JK:
Design Remoto, start of the top module:
module Remoto(clk,rst,entrada,comando,su,sd,suB,sdB,saida_1,saida1_1,saida2_1,soma_result_1,sinal_A,sinal_B);
parameter inicia            = 2'b00;   
parameter inicia_1          = 2'b01;    
parameter leitura           = 2'b10; 
parameter zera_B    = 3'b010;
parameter zera_tudo = 3'b011;
parameter soma      = 3'b100;
parameter sub       = 3'b101;
parameter muda_sinal= 3'b110;
parameter  DESLIGADO = 0;
parameter  ESPERA = 1;
parameter limite_um      =  4095; 
parameter lid_zero      =  3594;  
parameter  RECEBE_A_DEZ = 2;
parameter  RECEBE_A_UNI = 3;
parameter  MUDA_SINAL_A = 4;
parameter  RECEBE_A_DEZ_B = 5;
parameter  RECEBE_A_UNI_B = 6;
parameter  MUDA_SINAL_B = 7;
parameter  ZERA_TUDO = 8;	
parameter lid_um  			=  3281;  
parameter tempo_zero      =  648;
parameter tempo_bit  =  312;
input         clk;      
input         rst;
input         entrada;    
output reg [7:0] comando;
output reg[6:0] su;
output reg[6:0] sd;
output reg[6:0] suB;
output reg[6:0] sdB; 
wire [8:0] soma_result;
output reg [8:0] soma_result_1;
reg [4:0] estado_m;
reg [7:0] vetorA;
reg [7:0] vetorA_aux;
reg [7:0] vetorA_2;
reg [7:0] vetorA_1;
reg [7:0] vetorB;
reg [7:0] vetorB_aux;
reg [7:0] vetorB_1;
reg [7:0] vetorB_2;
reg on;
output reg sinal_A;
output reg sinal_B;
reg    [11:0] contado_inicial;            
reg           contado_inicial_flag;      
reg [26:0]delay;
reg [2:0]op;
wire [6:0] saida;
wire [6:0] saida1;
wire [6:0] saida2;
output [6:0] saida_1;
output [6:0] saida1_1;
output [6:0] saida2_1;
reg    [11:0] contador_inicial;           
reg           contador_inicial_flag;    
reg    [11:0] contagem;           
reg           contagem_flag;     
reg     [5:0] bitcount;              
reg     [1:0] estado;             
reg    [31:0] dados_control;        
reg nova_mensagem;
reg    [8:0] sr;
reg   [26:0] dl;        
assign saida_1 = saida;
  ...
Size: roughly 2200 cells after synthesis, ~71 I/O pins, ~14000 um2 of cells after synthesis.
clock: 6.12 ns
lec_check: 0
abc_area: 1
cap_margin: 15
core_margin: 2
core_utilization: 71
cts_cluster_diameter: 196
cts_cluster_size: 15
gpl_routability_driven: 1
hold_slack_margin: -0.09
max_routing_layer: met4
place_density_lb_addon: 0.04
setup_slack_margin: 1.78
slew_margin: 5
tns_end_percent: 5
run.sh (not shown) runs the stock make flow with config.mk's settings and CLKGATE_MAP_FILE=.
Status: JK FAILED at global routing (5_1_grt) (tool error)
--- input diff JK..MS ---
Settings: a change of CTS_CLUSTER_DIAMETER from 196 to 221; a deleted HOLD_SLACK_MARGIN that had been -0.09; a deleted MAX_ROUTING_LAYER that had been met4; a deleted GPL_ROUTABILITY_DRIVEN that had been 1; a change of PLACE_DENSITY_LB_ADDON from 0.04 to 0.11; a deleted SETUP_SLACK_MARGIN that had been 1.78; a change of CORE_UTILIZATION from 71 to 70; a change of SLEW_MARGIN from 5 to 20; a change of CAP_MARGIN from 15 to 20; a change of the clock period (ns, I/O delays scaled along) from 6.12 to 6.52.
## What came out
No crash in MS: every stage finished, but the layout fails its final checks due to negative setup slack. MS — initial core utilization 1.9 points lower, JK as reference. Taking JK as the reference, in MS final weighted congestion of routability-driven global placement went down 7.8%, number of cells in the yosys synthesis report closely matched the old numbers, number of resized instances in the post-cts repair step fell by about 70%, number of hold-repair buffers added at the cts stage ~0 delta. Taking JK as the reference point, the die outline width of MS rises by about 0.7%. When MS is set beside JK, its die area turns out to be 280 um2 larger. Compared with JK, MS shows a lower instance area after placement. Diff JK and MS: number of placement rows lower in JK. Comparing MS against JK, there is no change at all in clock tree buffer depth. On number of sinks handled by clock tree synthesis, JK and MS are neck and neck.
Modified inputs, AL compared to MS
Settings: clearing CTS_CLUSTER_DIAMETER, which used to be 221; swapping 70 for 64 in CORE_UTILIZATION; clearing TNS_END_PERCENT, which used to be 5; clearing CTS_CLUSTER_SIZE, which used to be 15; clearing PLACE_DENSITY_LB_ADDON, which used to be 0.11; clearing ABC_AREA, which used to be 1; swapping 6.52 for 6.02 in the clock period (ns, I/O delays scaled along).
--- outcome ---
- AL vs MS, worst hold margin went down by 0.021 ns.
- STATUS run=AL STAGES=ALL_DONE FINAL_CHECKS=FAILED CAUSE=negative setup slack
- Taking MS as the reference, in AL core utilization went up, setup slack of the critical path after layout went down.
- A first element of the critical path of soma_result_1[4] is what AL shows, while vetorB[6] belongs to MS.
Modified inputs, TR compared to AL
Settings: CORE_UTILIZATION: 64 -> 72; MAX_ROUTING_LAYER: unset -> met4; the clock period (ns, I/O delays scaled along): 6.02 -> 6.47.
## What came out
Compared with AL, in TR hold slack moved up, maximum buffer depth of the clock tree saw little to no change, first-iteration DRC count increased about 80%. AL vs TR, launching element of the worst setup path: soma_result_1[4] vs vetorA[6]. The destination of the critical timing path comes out saida1_1[6] in one run and su[2] in the other, namely in AL and TR respectively. [compare] base=AL new=TR: post-place setup slack moved up, total power moved down, post-synthesis share of cell area spent on and-or and or-and gates level, number of well-tap cells placed moved down. Delta (TR minus AL): setup slack +0.34 ns, global-route usage +6.1 points, final area -about 5%, internal cell power -5.5%. Status TR: flow complete, layout not clean - negative setup slack.
#### Input delta (PW over TR)
Settings: ABC_AREA: unset -> 1; PLACE_DENSITY_LB_ADDON: unset -> 0.08; SETUP_SLACK_MARGIN: unset -> 1.92.
==> results <==
- Simple-gate share of the synthesized area was lower in TR than in PW.
- Area after synthesis on PW is up relative to TR.
- And-or/or-and share of the synthesized area, PW and TR: higher on TR
- PW vs TR — synthesized cell count climbed by more than 10%
- [compare] base=TR new=PW: area reported by Yosys stat +2.0%; pre-CTS setup slack +0.12 ns.
- ~same quantity of hold-fixing buffers added after cts in PW and TR
- As the logs show, PW stopped at global routing (5_1_grt) after a tool error, so it never reached the end of the flow.
- Completing all stages was not enough for TR: its layout failed the final checks because of negative setup slack.


before:
Starting RTL as in the previous note.
Settings: LEC_CHECK=0, CAP_MARGIN=20, CORE_MARGIN=2, CORE_UTILIZATION=72, CTS_CLUSTER_SIZE=62, MAX_ROUTING_LAYER=met4, PLACE_DENSITY_LB_ADDON=0.0, SETUP_SLACK_MARGIN=1.86, SLEW_MARGIN=20; clock period 6.47 ns.
Status: before FAILED at global routing (tool error)
> inputs changed (before -> after)
# before
export LEC_CHECK = 0
export CAP_MARGIN = 20
export CORE_MARGIN = 2
export CORE_UTILIZATION = 72
export CTS_CLUSTER_SIZE = 62
export MAX_ROUTING_LAYER = met4
export PLACE_DENSITY_LB_ADDON = 0.0
export SETUP_SLACK_MARGIN = 1.86
export SLEW_MARGIN = 20
create_clock -name core_clock -period 6.47 [get_ports {clk}]
# after
export LEC_CHECK = 0
export CAP_MARGIN = 20
export CORE_MARGIN = 2
export CORE_UTILIZATION = 70
export CTS_CLUSTER_SIZE = 47
export SLEW_MARGIN = 20
create_clock -name core_clock -period 6.02 [get_ports {clk}]
==> results <==
STATUS run=after STAGES=ALL_DONE FINAL_CHECKS=FAILED CAUSE=negative setup slack
Changes observed in after relative to before: post-CTS resize count has decreased, die size rose by about 2.8%, top-level I/O count neither gained nor lost much, global placer's final weighted congestion now smaller.
after: number of buffers inserted to repair setup after CTS is about 56% lower than what before reported.
Between before and after, the flow reports core area increasing slightly.
Between before and after, the maximum buffer depth of the clock tree does not differ in any meaningful way.
Summary: with before as the reference, placed cell count in after moved up by a few percent.
Diff before..after | count of port buffers added during placement | negligible
[after vs before] horizontal extent of the die: higher in after
Between before and after, vertical die size increased.


Setup of job 7666:
Starting RTL as in the previous note.
Settings: LEC_CHECK=0, ABC_AREA=1, CAP_MARGIN=20, CELL_PAD_IN_SITES_GLOBAL_PLACEMENT=3, CORE_ASPECT_RATIO=0.6, CORE_MARGIN=3, CORE_UTILIZATION=71, CTS_CLUSTER_DIAMETER=346, CTS_CLUSTER_SIZE=59, GPL_ROUTABILITY_DRIVEN=1, GPL_TIMING_DRIVEN=0, MAX_ROUTING_LAYER=met5, MIN_ROUTING_LAYER=met2, PLACE_DENSITY=0.78, SETUP_SLACK_MARGIN=0.15, SLEW_MARGIN=20; clock period 10.4 ns.
Stage in which a tool error killed job 7666: global placement without I/O (3_1_place_gp_skip_io).
The inputs of job 8903 differ from those of job 7666 as listed below.
Settings: GPL_TIMING_DRIVEN: 0 -> unset; CELL_PAD_IN_SITES_GLOBAL_PLACEMENT: 3 -> unset; CORE_ASPECT_RATIO: 0.6 -> unset; CAP_MARGIN: 20 -> 15; SETUP_SLACK_MARGIN: 0.15 -> -0.92; PLACE_DENSITY: 0.78 -> unset; PLACE_DENSITY_LB_ADDON: unset -> 0.04; GPL_ROUTABILITY_DRIVEN: 1 -> 0; MIN_ROUTING_LAYER: met2 -> unset; MAX_ROUTING_LAYER: met5 -> unset; the clock period (ns, I/O delays scaled along): 10.4 -> 11.8.
### Flow results
- Job 8903: done, clean on timing, DRC and antenna
- Job 7666 and job 8903 ended up with nearly the same fraction of the yosys area taken by sequential cells.
- Measured against each other, job 7666 and job 8903 differ in placeable core area, the lower figure coming from job 7666.
- Die area across job 7666 and job 8903: no real change.
- Job 8903 -> job 7666: number of nets at floorplan delta 0, exact match
- Job 8903 -> job 7666: cell count after synthesis delta 0, exact match
- Compared to job 7666, job 8903 has height of the chip 31 µm higher.
Input changes introduced in job 5381 (baseline for comparison: job 8903):
Settings: putting MAX_ROUTING_LAYER at met4 where nothing was set; swapping 0.04 for 0.01 in PLACE_DENSITY_LB_ADDON; swapping 3 for 2 in CORE_MARGIN; swapping -0.92 for 0.18 in SETUP_SLACK_MARGIN; swapping 11.8 for 6.01 in the clock period (ns, I/O delays scaled along).
--- outcome ---
Across job 8903 and job 5381, a clean result was obtained everywhere but in job 5381.
Relative to job 8903, the post-detailed-placement half-perimeter wirelength measured on job 5381 has increased by a few percent.
Reported for job 8903 and job 5381, post-synthesis instance total turned out identical to the last digit.
Job 5381 -> job 8903: sequential share of the synthesized area delta 0, exact match
Diff job 8903..job 5381 | simple-gate share of the synthesized area | unchanged
Register bit total from synthesis came out exactly the same in job 8903 and job 5381.
Between job 5381 and job 8903, the clock net sink count figures differ only marginally.
Measured against each other, job 8903 and job 5381 differ in cell total after placement, the lower figure coming from job 8903.
Summary — total die area, job 5381 relative to job 8903: lower, by 2.7%.
Re post-cts gate resize count: job 8903 and job 5381 aren't equal, and the lower value belongs to job 8903.
Edits applied to the flow inputs when going from job 5381 to job 5394:
Settings: CTS_CLUSTER_SIZE: 59 -> unset; CORE_UTILIZATION: 71 -> 59; SETUP_SLACK_MARGIN: 0.18 -> unset; GPL_ROUTABILITY_DRIVEN: 0 -> unset; CAP_MARGIN: 15 -> 20; CTS_CLUSTER_DIAMETER: 346 -> unset; MAX_ROUTING_LAYER: met4 -> unset; ABC_AREA: 1 -> unset; PLACE_DENSITY_LB_ADDON: 0.01 -> unset; the clock period (ns, I/O delays scaled along): 6.01 -> 6.18.
--- outcome ---
In job 5394 the implementation ran to completion but is not tape-out ready, as the final checks report negative setup slack.
Job 5381: aborted in global routing (5_1_grt) (tool error)
For overall chip area, dividing the value from job 5381 by the value from job 5394 gives 0.851.
Looking at post-synthesis cell area, job 5394 sits below job 5381.
Compared with job 5381, in job 5394 floorplan core density -13 points; post-CTS resize count -41%.
Diff job 5381 -> job 5394: chip height went up about 8%; post-CTS repair timing setup buffer count went down about 47%; number of nets produced by synthesis went down 383; die width went up 8.4%; chip area line of the yosys report went down about 2%.
Job 5394: area fraction in mux cells 3.0 points above job 5381
Comparing job 5381 and job 5394, the higher synthesized cell count was measured on job 5381.
Power and IR drop assume default switching activity.
